## cordic_dds
module cordic_dds #(
 parameter OUT_WIDTH = 16,
 parameter OUT_REGISTER_EN = 1,
 parameter FREQ_WORD_INIITIAL = 32'h6D3A06,  
 parameter PHASE_WORD_INIITIAL = 0,
 parameter K = 16'h4DBA
)(
 input                      clk,
 input                      rst_n,
 input                      cfg_vld,
 input      [31:0]          cfg_freq_word,
 input      [31:0]          cfg_phase_word,
 output reg                 sig_vld_o,
 output     [OUT_WIDTH-1:0] sin_o,
 output     [OUT_WIDTH-1:0] cos_o
    );
For scale: ~8100 cells after synthesis, roughly 1000 flip-flops.
Settings: LEC_CHECK=0, CAP_MARGIN=20, CELL_PAD_IN_SITES_GLOBAL_PLACEMENT=0, CORE_MARGIN=2, CORE_UTILIZATION=70, GPL_TIMING_DRIVEN=1, SLEW_MARGIN=5, TNS_END_PERCENT=90; clock period 3.43 ns.
run.sh (not shown) runs the stock make flow with config.mk's settings and CLKGATE_MAP_FILE=.
The first run produced a layout that fails on setup timing.
Next try:
==> flow/config.mk (replaced) <==
export PLATFORM = sky130hd
export DESIGN_NAME = cordic_dds
export DESIGN_NICKNAME = cordic_dds
export VERILOG_FILES = /design/flow/design.v
export SDC_FILE = /design/flow/constraint.sdc
export NUM_CORES = 4
export LEC_CHECK = 0
export CAP_MARGIN = 15
export CORE_MARGIN = 2
export CORE_UTILIZATION = 72
export PLACE_DENSITY = 0.66
export SLEW_MARGIN = 20
==> flow/constraint.sdc (replaced) <==
create_clock -name core_clock -period 3.24 [get_ports {clk}]
set_input_delay 0.6480 -clock core_clock [delete_from_list [all_inputs] [get_ports {clk}]]
set_output_delay 0.6480 -clock core_clock [all_outputs]
set_load 0.01 [all_outputs]
Outcome: The changed run reached the layout checks and failed them: setup timing. Worst hold slack loses 0.021 ns. Non-clock buffer count grows by 513. Wire length increases by a quarter to a third.
Next try:
--- a/flow/config.mk
+++ b/flow/config.mk
@@ -8 +8 @@
-export CAP_MARGIN = 15
+export CAP_MARGIN = 20
@@ -10,2 +10,2 @@
-export CORE_UTILIZATION = 72
-export PLACE_DENSITY = 0.66
+export CORE_UTILIZATION = 61
+export SETUP_SLACK_MARGIN = 0.76
==> flow/constraint.sdc (replaced) <==
create_clock -name core_clock -period 2.59 [get_ports {clk}]
set_input_delay 0.5180 -clock core_clock [delete_from_list [all_inputs] [get_ports {clk}]]
set_output_delay 0.5180 -clock core_clock [all_outputs]
set_load 0.01 [all_outputs]
What happened:
- Now the flow aborted during 5_1_grt with GRT-0228
- die size is higher by 18%
- area after synthesis does not change
- synthesized cell count is unchanged

========
== run a ==
cordic_dds again, from the RTL that the note above started with.
Design cordic_dds, start of the top module:
module cordic_dds #(
 parameter OUT_WIDTH = 16,
 parameter OUT_REGISTER_EN = 1,
 parameter FREQ_WORD_INIITIAL = 32'h6D3A06,  
 parameter PHASE_WORD_INIITIAL = 0,
 parameter K = 16'h4DBA
)(
 input                      clk,
 input                      rst_n,
 input                      cfg_vld,
 input      [31:0]          cfg_freq_word,
 input      [31:0]          cfg_phase_word,
 output reg                 sig_vld_o,
 output     [OUT_WIDTH-1:0] sin_o,
 output     [OUT_WIDTH-1:0] cos_o
    );
export LEC_CHECK = 0
export ABC_AREA = 0
export CAP_MARGIN = 20
export CELL_PAD_IN_SITES_DETAIL_PLACEMENT = 2
export CELL_PAD_IN_SITES_GLOBAL_PLACEMENT = 1
export CORE_MARGIN = 2
export CORE_UTILIZATION = 54
export CTS_CLUSTER_SIZE = 18
export GPL_ROUTABILITY_DRIVEN = 0
export GPL_TIMING_DRIVEN = 0
export MAX_ROUTING_LAYER = met4
export MIN_ROUTING_LAYER = met2
export PLACE_DENSITY = 0.74
export SETUP_SLACK_MARGIN = 0.1
export SLEW_MARGIN = 40
create_clock -name core_clock -period 2.83 [get_ports {clk}]
Run a: DPL-0033 in detailed placement -> run aborted
What run b does differently from run a at the input level:
Settings: CORE_UTILIZATION changed from 54 to 72; SLEW_MARGIN changed from 40 to 20; GPL_TIMING_DRIVEN removed (was 0); GPL_ROUTABILITY_DRIVEN removed (was 0); CTS_CLUSTER_SIZE removed (was 18); PLACE_DENSITY changed from 0.74 to 0.66; SETUP_SLACK_MARGIN removed (was 0.1); CELL_PAD_IN_SITES_DETAIL_PLACEMENT removed (was 2); MAX_ROUTING_LAYER removed (was met4); CELL_PAD_IN_SITES_GLOBAL_PLACEMENT removed (was 1); MIN_ROUTING_LAYER removed (was met2); ABC_AREA removed (was 0); the clock period (ns, I/O delays scaled along) changed from 2.83 to 3.24.
--- outcome ---
Completing all stages was not enough for run b: its layout failed the final checks because of setup timing. Cmp run b vs run a: tally of buffers added on design ports higher in run b. Re chip area line of the yosys report: no difference whatsoever between run a and run b. Run b vs run a, vertical extent of the die went down by 50 µm. Run a has a higher die size than run b.

========
## build 70
cordic_dds again, from the RTL that the note above started with.
clock: 4.35 ns
lec_check: 0
cap_margin: 20
core_margin: 2
core_utilization: 58
slew_margin: 20
Input changes introduced in build 74 (baseline for comparison: build 70):
Settings: PLACE_DENSITY: unset -> 0.62; CTS_CLUSTER_DIAMETER: unset -> 207; CORE_UTILIZATION: 58 -> 72; the clock period (ns, I/O delays scaled along): 4.35 -> 3.24.
==> comparison <==
The flow completed for build 74, but it is not clean: the layout still shows negative setup slack. Relative to build 70, the row count measured on build 74 has decreased by more than 10%. Of build 74 and build 70, it is build 74 that has the higher first-pass GRT wire length. Comparing the two runs side by side, build 74 comes out behind build 70 on design area. Between build 70 and build 74, number of gates on the worst path with buffers counted is lower for build 74, build 70 comes in above that. For the number of cell instances on the worst register-to-register path, build 74 came in 1 lower than build 70 did. Compared with build 70, build 74 shows quantity of hold-fixing buffers added after cts higher by 1. Changes observed in build 74 relative to build 70: final critical path time including I/O delays and setup shrank by 0.28 ns, overall via count from detail_route climbed 14400. Fraction of area in multi-input gates: build 70 and build 74 compared, lower one is build 74.
Inputs modified between build 74 and build 11:
Settings: removing CTS_CLUSTER_DIAMETER (formerly 207); changing CORE_UTILIZATION from 72 to 40; removing PLACE_DENSITY (formerly 0.62); changing the clock period (ns, I/O delays scaled along) from 3.24 to 4.35.
==> comparison <==
Final non-filler cell area down 0.011 mm^2 in build 11 wrt build 74. In build 11, setup slack of the critical path after layout is higher than in build 74. On clock network contribution to total cell area: build 11 sits above build 74. Build 11: no failed stages, no open violations at the end. Diff build 74 -> build 11 | data required time of the worst path | increase of 1.27 ns. Build 11 reports a lower final critical-path share of the clock period than build 74 does. Number of inserted filler cells in the final layout, build 11 vs build 74: up by more than 100%.
Changes in build 12 relative to build 11:
Settings: CORE_UTILIZATION: 40 -> 65; the clock period (ns, I/O delays scaled along): 4.35 -> 2.59.
- No final results exist for build 12, since it was stopped by error DPL-0033 during clock tree synthesis (4_1_cts).
- Build 11 -> build 12: site row count decreased by more than 10%
- Relative to build 11, initial core utilization increased by 26 points in build 12.
- Comparing build 11 against build 12, there is no change at all in synthesized netlist net count.
- Diff build 11 -> build 12 | final HPWL from detailed placement | up by more than a quarter
- Simple logic cell fraction of the synthesized area: build 11 vs build 12 identical
- Per the comparison of build 12 with build 11, post-place instance area went up 24%; area of the placeable core went down about 40%; port buffer count held.
- Going from build 11 to build 12, the die area was shrunk.
- Build 12 vs build 11 on final weighted congestion in routability-driven placement: build 12 is the higher one.
- Build 12 -> build 11: chip area line of the yosys report delta 0, exact match
diff inputs: build 12 => build 68
Settings: CORE_MARGIN now 3, was 2; CORE_UTILIZATION now 40, was 65; SETUP_SLACK_MARGIN now 0.1, previously not set; the clock period (ns, I/O delays scaled along) now 5.0, was 2.59.
Findings:
Of build 12 and build 68, just one finished clean: build 68. Build 12: it failed during clock tree synthesis (4_1_cts), and the tool reported DPL-0033. Compared with build 12, build 68 shows a height of the die that is 95 um higher. In build 68, the area of the core came out about 60% above the value in build 12. Build 68 -> build 12: multiplexer area fraction after synthesis delta 0, exact match. The number of synthesized register bits was comparable across build 68 and build 12. [build 68] standard-cell row count rose 27% relative to build 12. Comparing build 68 and build 12, the lower placed wire-length estimate was measured on build 68. Compared with build 12, build 68 shows a lower initial cell density of the core. Reported for build 68 and build 12, chip area line of the yosys report turned out identical to the last digit.
